Setup of v6:
Design clk_ctrl, start of the top module:
module clk_ctrl
(
	input				wire				clk_i					,
	input				wire				rstn_i				,	
	input				wire	[15:0]	freq						,
	output			reg				dds1_o					,
	output			reg				dds_o						
);
clock: 60.2 ns
lec_check: 0
cap_margin: 20
cell_pad_in_sites_detail_placement: 0
core_aspect_ratio: 0.93
core_margin: 2
core_utilization: 71
cts_cluster_diameter: 341
cts_cluster_size: 41
gpl_routability_driven: 1
max_routing_layer: met4
setup_slack_margin: 0.88
slew_margin: 20
tns_end_percent: 100
run.sh (not shown) runs the stock make flow with config.mk's settings and CLKGATE_MAP_FILE=.
v6: aborted in 5_1_grt (tool error)
### v6 -> v7
- ABC_AREA now 1, previously not set
- TNS_END_PERCENT now 55, was 100
- CTS_CLUSTER_SIZE now 99, was 41
- PLACE_DENSITY now 0.37, previously not set
- SETUP_SLACK_MARGIN now 5.0, was 0.88
- CORE_UTILIZATION now 72, was 71
- HOLD_SLACK_MARGIN now 0.22, previously not set
- the clock period (ns, I/O delays scaled along) now 67.6, was 60.2
Notes after the runs:
v7 went all the way through synthesis, placement and routing and the layout is clean on timing, DRC and antenna. Final HPWL from detailed placement shrinks by more than a quarter when moving from v6 to v7. Prevailing logic family in the synthesized netlist = simple AND/OR/NAND/NOR gates: v7; prevailing logic family in the synthesized netlist = AND-OR/OR-AND gates: v6. Compared with v6, in v7 weighted congestion at the end of routability-driven global placement saw a decrease; post-cts resize count decreased 290; simple-gate area share of the yosys netlist up 32 points.

---

Starting RTL as in the previous note.
Design clk_ctrl, start of the top module:
module clk_ctrl
(
	input				wire				clk_i					,
	input				wire				rstn_i				,	
	input				wire	[15:0]	freq						,
	output			reg				dds1_o					,
	output			reg				dds_o						
);
==> flow/config.mk <==
export PLATFORM = sky130hd
export DESIGN_NAME = clk_ctrl
export DESIGN_NICKNAME = clk_ctrl
export VERILOG_FILES = /design/flow/design.v
export SDC_FILE = /design/flow/constraint.sdc
export NUM_CORES = 4
export LEC_CHECK = 0
export ABC_AREA = 1
export CAP_MARGIN = 20
export CELL_PAD_IN_SITES_DETAIL_PLACEMENT = 0
export CORE_ASPECT_RATIO = 0.93
export CORE_MARGIN = 2
export CORE_UTILIZATION = 72
export CTS_CLUSTER_DIAMETER = 341
export CTS_CLUSTER_SIZE = 94
export GPL_ROUTABILITY_DRIVEN = 1
export HOLD_SLACK_MARGIN = 0.28
export MAX_ROUTING_LAYER = met4
export PLACE_DENSITY_LB_ADDON = 0.2
export SETUP_SLACK_MARGIN = 5.0
export SLEW_MARGIN = 20
export TNS_END_PERCENT = 55
==> flow/constraint.sdc <==
create_clock -name core_clock -period 67.6 [get_ports {clk_i}]
set_input_delay 13.5200 -clock core_clock [delete_from_list [all_inputs] [get_ports {clk_i}]]
set_output_delay 13.5200 -clock core_clock [all_outputs]
set_load 0.01 [all_outputs]
The starting point produced a clean layout.
Then changed:
CELL_PAD_IN_SITES_DETAIL_PLACEMENT = default   (was 0)
CORE_ASPECT_RATIO = default   (was 0.93)
CTS_CLUSTER_DIAMETER = default   (was 341)
CTS_CLUSTER_SIZE = default   (was 94)
GPL_ROUTABILITY_DRIVEN = default   (was 1)
HOLD_SLACK_MARGIN = default   (was 0.28)
MAX_ROUTING_LAYER = default   (was met4)
PLACE_DENSITY_LB_ADDON = default   (was 0.2)
SETUP_SLACK_MARGIN = default   (was 5.0)
TNS_END_PERCENT = default   (was 55)
clock period = 84.3 ns   (was 67.6 ns; I/O delays follow)
=>
- area after synthesis is unchanged
- final area fell by a few percent
- final cell count fell by a few percent
Then changed:
CTS_CLUSTER_SIZE = 90   (was default)
clock period = 57.4 ns   (was 84.3 ns; I/O delays follow)
With this change the flow finished with setup timing left.
Count of clock-buffer cells in the layout does not change.
Area after synthesis is unchanged.
Wire length is higher by about 23%.
Clock skew grows by 0.0095 ns.
Core utilization increases by 10 points.
First-iteration DRC count climbs by about 44%.
Worst hold slack gains 0.0041 ns.
Register-to-register slack got worse by 27 ns.
Critical path depth went up by 2.
Then changed:
CTS_CLUSTER_SIZE = 14   (was 90)
PLACE_DENSITY_LB_ADDON = 0.14   (was default)
SETUP_SLACK_MARGIN = 4.9   (was default)
clock period = 17.2 ns   (was 57.4 ns; I/O delays follow)
With this change the flow failed in detailed placement (3_5_place_dp) with DPL-0038.
Die size does not change.
Area after synthesis does not change.
Synthesized cell count stays the same.
Then changed:
ABC_AREA = default   (was 1)
CORE_UTILIZATION = 46   (was 72)
CTS_CLUSTER_SIZE = default   (was 14)
PLACE_DENSITY_LB_ADDON = default   (was 0.14)
SETUP_SLACK_MARGIN = default   (was 4.9)
clock period = 68.6 ns   (was 17.2 ns; I/O delays follow)
Now the flow went through all stages and came out clean.
Area after synthesis grows by 8.5%.
Die size grows by 69%.
Synthesized cell count shrinks by 9.5%.

---

## red
clk_ctrl again, from the RTL that the note above started with.
clock: 90.8 ns
lec_check: 0
cap_margin: 20
core_margin: 2
core_utilization: 40
hold_slack_margin: -0.05
max_routing_layer: met4
setup_slack_margin: 5.0
slew_margin: 20
--- input diff red..blue ---
- a deleted HOLD_SLACK_MARGIN that had been -0.05
- a change of CORE_UTILIZATION from 40 to 71
- a deleted SETUP_SLACK_MARGIN that had been 5.0
- an added CORE_ASPECT_RATIO of 0.53
- a change of the clock period (ns, I/O delays scaled along) from 90.8 to 62.4
Results
Summary — number of gates given a new drive strength after cts, blue relative to red: higher, by 313.
Cmp blue vs red: global placement routability congestion higher in blue
Comparing red against blue, there is no change at all in share of synthesized cell area in full adder, half adder and majority cells.
red -> blue: maximum clock path buffer count delta 0, exact match
The higher HPWL after detailed placement came out of blue.
Note that the die size recorded for red amounts to 1.8 times the value seen in blue.
From blue to red, number of enable-type register cells in the synthesized netlist did not move at all.
Flow for blue halted at 5_1_grt, error code GRT-0232.
Inputs modified between blue and green:
- CORE_UTILIZATION now 65, was 71
- CORE_ASPECT_RATIO no longer set, was 0.53
- the clock period (ns, I/O delays scaled along) now 70.0, was 62.4
### Flow results
green finished all stages; the layout is clean.
blue has a lower worst slack after detailed placement than green.
Relative to blue, the floorplan row count measured on green has increased by more than a quarter.
blue → green: post-CTS resize count -295, total core area up 7700 sq um, fraction of the mapped netlist area in adder cells now sits at about the same level, synthesized cell count held steady.
When the final numbers for blue and green were put side by side, the HPWL reported at the end of detailed placement turned out to be smaller in green.
green vs. blue: count of placed standard cells including taps went down by about 11%.
Going from blue to green, the total cell area at the placement stage was found to have gone down by 14%.
green ends up with a number of setup buffers added after CTS that is 238 lower than in blue.
On green: vertical die dimension is about 43% higher than what blue gave.

---

clk_ctrl again, from the RTL that the note above started with.
export LEC_CHECK = 0
export ABC_AREA = 1
export CAP_MARGIN = 20
export CORE_ASPECT_RATIO = 0.5
export CORE_MARGIN = 2
export CORE_UTILIZATION = 72
export CTS_CLUSTER_DIAMETER = 375
export CTS_CLUSTER_SIZE = 97
export SLEW_MARGIN = 20
export TNS_END_PERCENT = 10
create_clock -name core_clock -period 16.8 [get_ports {clk_i}]
The first run died in detailed placement (3_5_place_dp), error DPL-0033.
Change:
Settings changed: ABC_AREA 1 to default, CORE_ASPECT_RATIO 0.5 to default, CORE_UTILIZATION 72 to 40, CTS_CLUSTER_DIAMETER 375 to default, CTS_CLUSTER_SIZE 97 to default, TNS_END_PERCENT 10 to default.
Clock period 16.8 ns to 68.6 ns, I/O delays scaled along.
=> Now the flow completed without violations; die area rose by 93%; synthesized area rose by about 9%; synthesized cell count fell by 9.5%.
Change:
Settings changed: HOLD_SLACK_MARGIN from default to 0.2.
Clock period 68.6 ns to 90.8 ns, I/O delays scaled along.
Outcome:
- final cell count went down by 4.2%
- clock-buffer cell count went down by 1
- first-iteration DRC count went up by 16%
- setup slack is better by 4.5 ns
- via count went down by 3.0%
- sequential cell count is unchanged
- area after synthesis does not change
- final area went down by 7.8%
- routed wire length went down by 2.1%
Change:
Settings changed: CELL_PAD_IN_SITES_DETAIL_PLACEMENT from default to 1, CELL_PAD_IN_SITES_GLOBAL_PLACEMENT from default to 1, GPL_TIMING_DRIVEN from default to 0, HOLD_SLACK_MARGIN 0.2 to -0.05, MAX_ROUTING_LAYER from default to met4, SETUP_SLACK_MARGIN from default to 5.0, SLEW_MARGIN 20 to 10.
The new run produced a clean layout. Count of clock-buffer cells in the layout does not change. Wire length went up by 14%. Area after synthesis does not change. Die area is unchanged. Final area went up by 4.9%. Cell count went up by 2.7%.

---

Starting RTL as in the previous note.
clock: 115.0 ns
lec_check: 0
abc_area: 1
cap_margin: 10
cell_pad_in_sites_detail_placement: 2
core_aspect_ratio: 0.93
core_margin: 2
core_utilization: 29
cts_cluster_diameter: 187
gpl_routability_driven: 0
hold_slack_margin: 0.12
max_routing_layer: met5
min_routing_layer: met2
setup_slack_margin: 5.0
slew_margin: 20
tns_end_percent: 55
The baseline ended with an error in global routing.
Then changed:
==> flow/config.mk (replaced) <==
export PLATFORM = sky130hd
export DESIGN_NAME = clk_ctrl
export DESIGN_NICKNAME = clk_ctrl
export VERILOG_FILES = /design/flow/design.v
export SDC_FILE = /design/flow/constraint.sdc
export NUM_CORES = 4
export LEC_CHECK = 0
export CAP_MARGIN = 20
export CORE_MARGIN = 2
export CORE_UTILIZATION = 71
export SLEW_MARGIN = 20
==> flow/constraint.sdc (replaced) <==
create_clock -name core_clock -period 84.3 [get_ports {clk_i}]
set_input_delay 16.8600 -clock core_clock [delete_from_list [all_inputs] [get_ports {clk_i}]]
set_output_delay 16.8600 -clock core_clock [all_outputs]
set_load 0.01 [all_outputs]
=> The new run went through all stages and came out clean; area after synthesis goes up by 8.5%; die size fell by 55%; synthesized cell count went down by 9.5%.
Then changed:
--- a/flow/config.mk
+++ b/flow/config.mk
@@ -8,4 +8,4 @@
 export CAP_MARGIN = 20
 export CORE_MARGIN = 2
-export CORE_UTILIZATION = 71
+export CORE_UTILIZATION = 40
 export SLEW_MARGIN = 20
==> flow/constraint.sdc (replaced) <==
create_clock -name core_clock -period 70.0 [get_ports {clk_i}]
set_input_delay 14.0000 -clock core_clock [delete_from_list [all_inputs] [get_ports {clk_i}]]
set_output_delay 14.0000 -clock core_clock [all_outputs]
set_load 0.01 [all_outputs]
After rerunning: Sequential share of layout area came out lower by 0.24 points. Non-clock buffer count came out higher by 320. First-iteration DRC count came out lower by 21%. Global-route usage came out lower by 14 points. Die size came out higher by 76%. Utilization came out lower by 28 points. Final area came out higher by 9.0%.
Then changed:
--- a/flow/config.mk
+++ b/flow/config.mk
@@ -6,6 +6,10 @@
 export NUM_CORES = 4
 export LEC_CHECK = 0
-export CAP_MARGIN = 20
-export CORE_MARGIN = 2
+export CAP_MARGIN = 35
+export CORE_MARGIN = 8
 export CORE_UTILIZATION = 40
-export SLEW_MARGIN = 20
+export CTS_CLUSTER_DIAMETER = 396
+export CTS_CLUSTER_SIZE = 62
+export GPL_ROUTABILITY_DRIVEN = 0
+export GPL_TIMING_DRIVEN = 0
+export SLEW_MARGIN = 10
=> Routed wire length rises by 1.5%. Worst setup slack is worse by 0.43 ns. Cell area rises by 5.3%. Via count rises by 1.6%. Non-clock buffer count rises by 184. Critical path depth rises by 12. Synthesized cell count does not change. Final cell count rises by 2.0%.
Then changed:
==> flow/config.mk (replaced) <==
export PLATFORM = sky130hd
export DESIGN_NAME = clk_ctrl
export DESIGN_NICKNAME = clk_ctrl
export VERILOG_FILES = /design/flow/design.v
export SDC_FILE = /design/flow/constraint.sdc
export NUM_CORES = 4
export LEC_CHECK = 0
export CAP_MARGIN = 20
export CORE_MARGIN = 2
export CORE_UTILIZATION = 63
export CTS_CLUSTER_SIZE = 98
export SLEW_MARGIN = 20
export TNS_END_PERCENT = 15
Result:
- count of clock-buffer cells in the layout drops by 2
- wire length goes down by a few percent
- final area falls by a few percent

---

Setup of run 1:
Starting RTL as in the previous note.
## clk_ctrl
module clk_ctrl
(
	input				wire				clk_i					,
	input				wire				rstn_i				,	
	input				wire	[15:0]	freq						,
	output			reg				dds1_o					,
	output			reg				dds_o						
);
reg	[31:0]	cnt;
wire	[63:0]	add;
assign add =freq*32'd4294967295/16'd30000;
always@(posedge clk_i or negedge rstn_i)
	if(rstn_i ==1'b0)
		cnt <=32'd0;
	else
		cnt <=cnt +add; 
always@(posedge clk_i or negedge rstn_i)
	if(rstn_i ==1'b0)
		dds_o <=1'b0;
	else if(cnt >=32'd2147483648)
		dds_o <=1'b1;
	else
		dds_o <=1'b0;		
reg	[31:0]	cnt1;
wire	[63:0]	add1;
assign add1 =(freq/8'd36)*32'd4294967295/16'd3000;
always@(posedge clk_i or negedge rstn_i)
	if(rstn_i ==1'b0)
		cnt1 <=32'd0;
	else
		cnt1 <=cnt1 +add1; 
always@(posedge clk_i or negedge rstn_i)
	if(rstn_i ==1'b0)
		dds1_o <=1'b0;
	else if(cnt1 >=32'd2147483648)
		dds1_o <=1'b1;
	else
		dds1_o <=1'b0;		
endmodule
export LEC_CHECK = 0
export ABC_AREA = 1
export CAP_MARGIN = 20
export CORE_ASPECT_RATIO = 1.22
export CORE_MARGIN = 2
export CORE_UTILIZATION = 71
export CTS_CLUSTER_SIZE = 100
export PLACE_DENSITY = 0.4
export SLEW_MARGIN = 20
export TNS_END_PERCENT = 15
create_clock -name core_clock -period 38.1 [get_ports {clk_i}]
No final results exist for run 1, since it was stopped by error DPL-0033 during detailed placement (3_5_place_dp).
Edits applied to the flow inputs when going from run 1 to run 2:
# run 1
export LEC_CHECK = 0
export ABC_AREA = 1
export CAP_MARGIN = 20
export CORE_ASPECT_RATIO = 1.22
export CORE_MARGIN = 2
export CORE_UTILIZATION = 71
export CTS_CLUSTER_SIZE = 100
export PLACE_DENSITY = 0.4
export SLEW_MARGIN = 20
export TNS_END_PERCENT = 15
create_clock -name core_clock -period 38.1 [get_ports {clk_i}]
# run 2
export LEC_CHECK = 0
export CAP_MARGIN = 20
export CORE_MARGIN = 2
export CORE_UTILIZATION = 68
export SLEW_MARGIN = 20
create_clock -name core_clock -period 57.4 [get_ports {clk_i}]
Results
Ran to the end and failed final checks on negative setup slack: run 2. Run 2: synthesized cell count 742 below run 1. The row count reported for run 2 is smaller than that of run 1 by 3. What run 2 reported for placer's final routability congestion estimate has to be multiplied by 1.07 to get the figure for run 1. Going from run 1 to run 2, synthesized area climbed 8.5%, synthesized-area fraction occupied by ao, oa, aoi and oai cells climbed 27 points.
Changes in run 3 relative to run 2:
# run 2
export LEC_CHECK = 0
export CAP_MARGIN = 20
export CORE_MARGIN = 2
export CORE_UTILIZATION = 68
export SLEW_MARGIN = 20
create_clock -name core_clock -period 57.4 [get_ports {clk_i}]
# run 3
export LEC_CHECK = 0
export CAP_MARGIN = 20
export CORE_MARGIN = 2
export CORE_UTILIZATION = 9
export SLEW_MARGIN = 20
create_clock -name core_clock -period 72.1 [get_ports {clk_i}]
Results
- Run 3 | status: complete | timing, DRC, antenna: pass
Modified inputs, run 4 compared to run 3
# run 3
export LEC_CHECK = 0
export CAP_MARGIN = 20
export CORE_MARGIN = 2
export CORE_UTILIZATION = 9
export SLEW_MARGIN = 20
create_clock -name core_clock -period 72.1 [get_ports {clk_i}]
# run 4
export LEC_CHECK = 0
export ABC_AREA = 1
export CAP_MARGIN = 20
export CORE_MARGIN = 2
export CORE_UTILIZATION = 72
export CTS_CLUSTER_DIAMETER = 370
export CTS_CLUSTER_SIZE = 90
export SLEW_MARGIN = 20
create_clock -name core_clock -period 38.1 [get_ports {clk_i}]
[summary]
Run 3 reached the end of the flow, and the finished layout is clean on the timing, DRC and antenna checks. Flow for run 4 halted at detailed placement (3_5_place_dp), error code DPL-0033. Run 4 against run 3: chip area line of the yosys report saw a decrease; xor/xnor cell area share of the yosys netlist saw a decrease; die span in x saw a decrease. Complex-gate fraction of the synthesized area | run 4 below run 3.
## Diff of input files: run 5 against run 4
# run 4
export LEC_CHECK = 0
export ABC_AREA = 1
export CAP_MARGIN = 20
export CORE_MARGIN = 2
export CORE_UTILIZATION = 72
export CTS_CLUSTER_DIAMETER = 370
export CTS_CLUSTER_SIZE = 90
export SLEW_MARGIN = 20
create_clock -name core_clock -period 38.1 [get_ports {clk_i}]
# run 5
export LEC_CHECK = 0
export ABC_AREA = 1
export CAP_MARGIN = 20
export CORE_MARGIN = 2
export CORE_UTILIZATION = 72
export CTS_CLUSTER_DIAMETER = 377
export CTS_CLUSTER_SIZE = 90
export HOLD_SLACK_MARGIN = 0.29
export SLEW_MARGIN = 20
create_clock -name core_clock -period 48.6 [get_ports {clk_i}]
--- outcome ---
- Looking at run 5 and run 4, the synthesized instance count is a wash.
- Number of rows created at floorplan: run 4 vs run 5 identical
- The log for run 4 ends in detailed placement (3_5_place_dp) with error DPL-0033, so the run never completed.
- Stage in which a tool error killed run 5: global routing (5_1_grt).
- [compare] base=run 4 new=run 5: area of the synthesized netlist per yosys stat barely changed, area fraction in full adders, half adders and majority gates was more or less identical.
- Re number of storage elements in the synthesis netlist: no difference whatsoever between run 4 and run 5.
> inputs changed (run 5 -> run 6)
# run 5
export LEC_CHECK = 0
export ABC_AREA = 1
export CAP_MARGIN = 20
export CORE_MARGIN = 2
export CORE_UTILIZATION = 72
export CTS_CLUSTER_DIAMETER = 377
export CTS_CLUSTER_SIZE = 90
export HOLD_SLACK_MARGIN = 0.29
export SLEW_MARGIN = 20
create_clock -name core_clock -period 48.6 [get_ports {clk_i}]
# run 6
export LEC_CHECK = 0
export ABC_AREA = 1
export CAP_MARGIN = 20
export CORE_MARGIN = 2
export CORE_UTILIZATION = 72
export CTS_CLUSTER_SIZE = 95
export PLACE_DENSITY = 0.4
export SLEW_MARGIN = 20
export TNS_END_PERCENT = 15
create_clock -name core_clock -period 54.9 [get_ports {clk_i}]
As far as AND-OR/OR-AND share of the synthesized area goes, run 5 and run 6 are indistinguishable; the numbers are identical. | run 6 | all stages done | FAIL | negative setup slack |. Going from run 5 to run 6, worst-case setup slack after placement picked up an extra 4.04 ns, number of gates resized after cts fell by 91%, chip area from the yosys synthesis statistics about even, hold buffer count at cts neither gained nor lost much, post-synthesis average cell area held steady. Run 6 vs. run 5: half-perimeter wire length of the detailed placement result went down by about 8%.
